## build 72
==> flow/design.v (excerpt) <==
module gcd (
    input  logic        clk_i,
    input  logic        rst_i,
    input  logic        start_i,
    input  logic [31:0] a_i,
    input  logic [31:0] b_i,
    output logic        busy_o,
    output logic        valid_o,
    output logic [31:0] result_o
);
    logic [31:0] a, a_nxt;
    logic [31:0] b, b_nxt;
    logic [5:0]  k, k_nxt;           
    logic [31:0] result, result_nxt;
    typedef enum logic [3:0] {
        IDLE       = 4'b0000,
        LOAD       = 4'b0001,
        CHK_ZERO   = 4'b0010,
        FACTOR2    = 4'b0011,
        STRIP_A    = 4'b0100,
        STRIP_B    = 4'b0101,
        CMP        = 4'b0110,
        SUB        = 4'b0111,
        DONE       = 4'b1000
    } state_t;
    state_t state, state_nxt;
    logic a_is_zero, b_is_zero;
    logic both_even, a_even, b_even;
    logic a_gt_b;
    logic b_will_be_zero;           
    assign a_is_zero = (a == 0);
    assign b_is_zero = (b == 0);
    assign both_even = (a[0] == 0) && (b[0] == 0);
    assign a_even    = (a[0] == 0);
    assign b_even    = (b[0] == 0);
    assign a_gt_b    = (a > b);
    logic load_inputs, inc_k, shift_a, shift_b, swap, set_res;
    always_comb begin
        state_nxt   = state;
        load_inputs = 1'b0;
        inc_k       = 1'b0;
        shift_a     = 1'b0;
        shift_b     = 1'b0;
        swap        = 1'b0;
        set_res     = 1'b0;
        a_nxt      = a;
        b_nxt      = b;
        k_nxt      = k;
        result_nxt = result;
        b_will_be_zero = 1'b0;
        case (state)
            IDLE: begin
                if (start_i) begin
                    load_inputs = 1'b1;           
                    state_nxt   = LOAD;
                end
            end
            LOAD: begin
                a_nxt = a_i;                      
                b_nxt = b_i;
                k_nxt = 6'd0;                     
                state_nxt = CHK_ZERO;
            end
            CHK_ZERO: begin
                if (a_is_zero && b_is_zero) begin
                    set_res     = 1'b1;
                    result_nxt  = 32'd0;
                    state_nxt   = DONE;
  ...
Size in the first run: ~1700 cells after synthesis, about 100 I/O pins, ~0.010 mm^2 of cells after synthesis.
Settings: LEC_CHECK=0, ABC_AREA=1, CAP_MARGIN=20, CORE_MARGIN=2, CORE_UTILIZATION=68, CTS_CLUSTER_DIAMETER=274, CTS_CLUSTER_SIZE=95, PLACE_DENSITY=0.37, SLEW_MARGIN=20, TNS_END_PERCENT=15; clock period 3.04 ns.
run.sh (not shown) runs the stock make flow with config.mk's settings and CLKGATE_MAP_FILE=.
The flow completed for build 72, but it is not clean: the layout still shows negative setup slack.
For build 52, these inputs were changed with respect to build 72:
Settings: CTS_CLUSTER_DIAMETER removed (was 274); CTS_CLUSTER_SIZE removed (was 95); PLACE_DENSITY changed from 0.37 to 0.6; TNS_END_PERCENT removed (was 15); ABC_AREA removed (was 1); CORE_UTILIZATION changed from 68 to 40; the clock period (ns, I/O delays scaled along) changed from 3.04 to 7.39.
==> results <==
Across build 72 and build 52, a clean result was obtained everywhere but in build 72.
In build 52, Yosys chip area is lower than in build 72.
Build 72 -> build 52: sequential cell area delta 0, exact match
A main kind of combinational logic by area of simple AND/OR/NAND/NOR gates is what build 72 shows, while AND-OR/OR-AND gates belongs to build 52.
Summary of the comparison: layout-stage area growth over the synthesis result is lower in build 52, relative to build 72.
Relative to build 72, sequential share of layout area has increased by 3.1 points in build 52.
From build 72 to build 52 the numbers moved as follows: via count shows a reduction of 3498; area occupied by multi-input gates saw a decrease; via count of the first global-routing pass moved down; clock buffer and inverter area fraction after layout rose 0.66 points.
In the flow results for build 72 and build 52, the setup slack is larger on build 52.
Measured against each other, build 72 and build 52 differ in global-route track usage on met3, the lower figure coming from build 52.
The inputs of build 23 differ from those of build 52 as listed below.
Settings: TNS_END_PERCENT: unset -> 15; CORE_UTILIZATION: 40 -> 68; ABC_AREA: unset -> 1; PLACE_DENSITY: 0.6 -> 0.37; the clock period (ns, I/O delays scaled along): 7.39 -> 3.04.
## What came out
- Of build 52 and build 23, just one finished clean: build 52.
- Initial core utilization, build 23 and build 52: higher on build 23
- Build 52 → build 23: aoi/oai-family share of the synthesized area saw a decrease, required time of the worst setup path saw a decrease, slew at the pin closest to its max-slew limit saw a decrease.
- Against build 52, build 23 reports a length in cells of the worst reg-to-reg path that is lower.
- Build 23 does better than build 52 on normalized max-slew margin.
- Re number of antenna violations at the first check in global routing: no difference whatsoever between build 52 and build 23.
- Measured against build 23, the final design area excluding fillers of build 52 comes out at 0.874 times the reference value.
- Vias: build 23 more than build 52
- Sort build 23 and build 52 by setup slack at placement, descending, and build 52 comes first.
- Of build 23 and build 52, the higher setup slack belongs to build 52.
Changes in build 31 relative to build 23:
Settings: swapping 68 for 72 in CORE_UTILIZATION; putting CTS_CLUSTER_DIAMETER at 371 where nothing was set; putting CTS_CLUSTER_SIZE at 98 where nothing was set; swapping 15 for 10 in TNS_END_PERCENT; swapping 3.04 for 4.04 in the clock period (ns, I/O delays scaled along).
Findings:
- Build 31 completed; timing, DRC and antenna clean
- Slew at the pin closest to its max-slew limit ended up 0.27 ns higher on build 31 than on build 23.
- Looking at cell with the biggest individual delay on the critical path, the sky130_fd_sc_hd__nor4_1 result is from build 23; the sky130_fd_sc_hd__buf_4 one comes from build 31.
- Build 31 against build 23: first-iteration DRC count has increased; global-route usage has increased; pre-CTS setup slack has increased.
- Build 31 against build 23: tapcell count lower; global-route met2 utilization higher; smallest hold slack lower.


## job 101
Starting RTL as in the previous note.
## gcd
module gcd (
    input  logic        clk_i,
    input  logic        rst_i,
    input  logic        start_i,
    input  logic [31:0] a_i,
    input  logic [31:0] b_i,
    output logic        busy_o,
    output logic        valid_o,
    output logic [31:0] result_o
);
    logic [31:0] a, a_nxt;
    logic [31:0] b, b_nxt;
    logic [5:0]  k, k_nxt;           
    logic [31:0] result, result_nxt;
    typedef enum logic [3:0] {
        IDLE       = 4'b0000,
        LOAD       = 4'b0001,
        CHK_ZERO   = 4'b0010,
        FACTOR2    = 4'b0011,
        STRIP_A    = 4'b0100,
        STRIP_B    = 4'b0101,
        CMP        = 4'b0110,
        SUB        = 4'b0111,
        DONE       = 4'b1000
    } state_t;
    state_t state, state_nxt;
    logic a_is_zero, b_is_zero;
    logic both_even, a_even, b_even;
    logic a_gt_b;
    logic b_will_be_zero;           
    assign a_is_zero = (a == 0);
    assign b_is_zero = (b == 0);
    assign both_even = (a[0] == 0) && (b[0] == 0);
    assign a_even    = (a[0] == 0);
    assign b_even    = (b[0] == 0);
    assign a_gt_b    = (a > b);
    logic load_inputs, inc_k, shift_a, shift_b, swap, set_res;
    always_comb begin
        state_nxt   = state;
        load_inputs = 1'b0;
        inc_k       = 1'b0;
        shift_a     = 1'b0;
        shift_b     = 1'b0;
        swap        = 1'b0;
        set_res     = 1'b0;
        a_nxt      = a;
        b_nxt      = b;
        k_nxt      = k;
        result_nxt = result;
        b_will_be_zero = 1'b0;
        case (state)
            IDLE: begin
                if (start_i) begin
  ...
export LEC_CHECK = 0
export ABC_AREA = 0
export CAP_MARGIN = 35
export CELL_PAD_IN_SITES_DETAIL_PLACEMENT = 2
export CELL_PAD_IN_SITES_GLOBAL_PLACEMENT = 2
export CORE_MARGIN = 8
export CORE_UTILIZATION = 32
export CTS_CLUSTER_SIZE = 76
export GPL_TIMING_DRIVEN = 0
export MAX_ROUTING_LAYER = met5
export MIN_ROUTING_LAYER = met1
export PLACE_DENSITY_LB_ADDON = 0.01
export SETUP_SLACK_MARGIN = 0.6
export SLEW_MARGIN = 10
export TNS_END_PERCENT = 60
create_clock -name core_clock -period 2.89 [get_ports {clk_i}]
Complete run, failing final checks: job 101, reason negative setup slack.
The following lists how job 102 was set up differently from job 101:
Settings: changing CAP_MARGIN from 35 to 20; changing SLEW_MARGIN from 10 to 20; changing PLACE_DENSITY_LB_ADDON from 0.01 to 0.17; removing GPL_TIMING_DRIVEN (formerly 0); changing SETUP_SLACK_MARGIN from 0.6 to 1.54; changing CELL_PAD_IN_SITES_GLOBAL_PLACEMENT from 2 to 0; changing CORE_UTILIZATION from 32 to 72; changing CORE_MARGIN from 8 to 2; removing MAX_ROUTING_LAYER (formerly met5); changing TNS_END_PERCENT from 60 to 55; changing the clock period (ns, I/O delays scaled along) from 2.89 to 8.45.
[summary]
- 3_5_place_dp: job 102 exited with error
- Effective utilization at floorplan was lower in job 101 than in job 102.
- Summary of job 102 over job 101: number of instances in the synthesized netlist was more or less identical; number of standard-cell rows in the floorplan went down by about 33%.
The following lists how job 103 was set up differently from job 102:
Settings: CTS_CLUSTER_DIAMETER now 309, previously not set; CELL_PAD_IN_SITES_GLOBAL_PLACEMENT now 3, was 0; SETUP_SLACK_MARGIN no longer set, was 1.54; CELL_PAD_IN_SITES_DETAIL_PLACEMENT now 0, was 2; CORE_ASPECT_RATIO now 0.5, previously not set; CTS_CLUSTER_SIZE now 98, was 76; CORE_UTILIZATION now 32, was 72; PLACE_DENSITY_LB_ADDON now 0.01, was 0.17; CORE_MARGIN now 8, was 2.
==> results <==
Job 103 finished every step from synthesis to the final layout, and the layout passed the timing, DRC and antenna checks.
Number of standard cells reported by yosys came out exactly the same in job 103 and job 102.
Min routability congestion estimate across job 103 and job 102: job 103
Going from job 102 to job 103, number of rows in the core area increased 4.8%, chip width increased 140 um.
Side by side, die outline height turned out higher in job 103 than in job 102.
When the final numbers for job 103 and job 102 were put side by side, the pre-placement core utilization turned out to be smaller in job 103.
--- input diff job 103..job 104 ---
Settings: changing CELL_PAD_IN_SITES_GLOBAL_PLACEMENT from 3 to 0; setting SETUP_SLACK_MARGIN to 1.33 for the first time; setting HOLD_SLACK_MARGIN to 0.27 for the first time; changing CORE_UTILIZATION from 32 to 59; removing PLACE_DENSITY_LB_ADDON (formerly 0.01); setting PLACE_DENSITY to 0.38 for the first time; changing CAP_MARGIN from 20 to 40; changing TNS_END_PERCENT from 55 to 5; changing CORE_MARGIN from 8 to 10.
Results
On job 104: clock network latency to the later pin of the worst-skew pair is 20 ps lower than what job 103 gave.
From job 103 to job 104 the numbers moved as follows: final period demand of the worst path moved down.
More vias were needed by job 104 than by job 103.
Delta(clock network area share, job 104 - job 103) > 0
As of job 104, width of the die had fallen by more than 10% compared to job 103.
| routed length on met2 | job 104 vs job 103 | about 16% lower |
Job 104 has routed wire length below what job 103 had.
Diff job 103 and job 104: die outline height lower in job 104
The following lists how job 105 was set up differently from job 104:
Settings: SETUP_SLACK_MARGIN no longer set, was 1.33; CAP_MARGIN now 5, was 40.
## What came out
- Looking at post-layout instance area, job 105 sits 0.92% below job 104.
- Total stage count of the critical path, job 105 and job 104, higher one = job 104.
- Of job 105 and job 104, the run reporting the lower post-layout utilization of the core was job 105.
- Master of the slowest instance on the critical path = or4_4: job 104; master of the slowest instance on the critical path = o32a_2: job 105
- Job 105: no failed stages, no open violations at the end
- Job 104 → job 105: flop-to-flop setup slack shows a reduction of 170 ps, multi-input logic portion of the cell area went up 0.53 points, non-clock buffer count went down, half-perimeter wire length of the detailed placement result went down 2.0%.
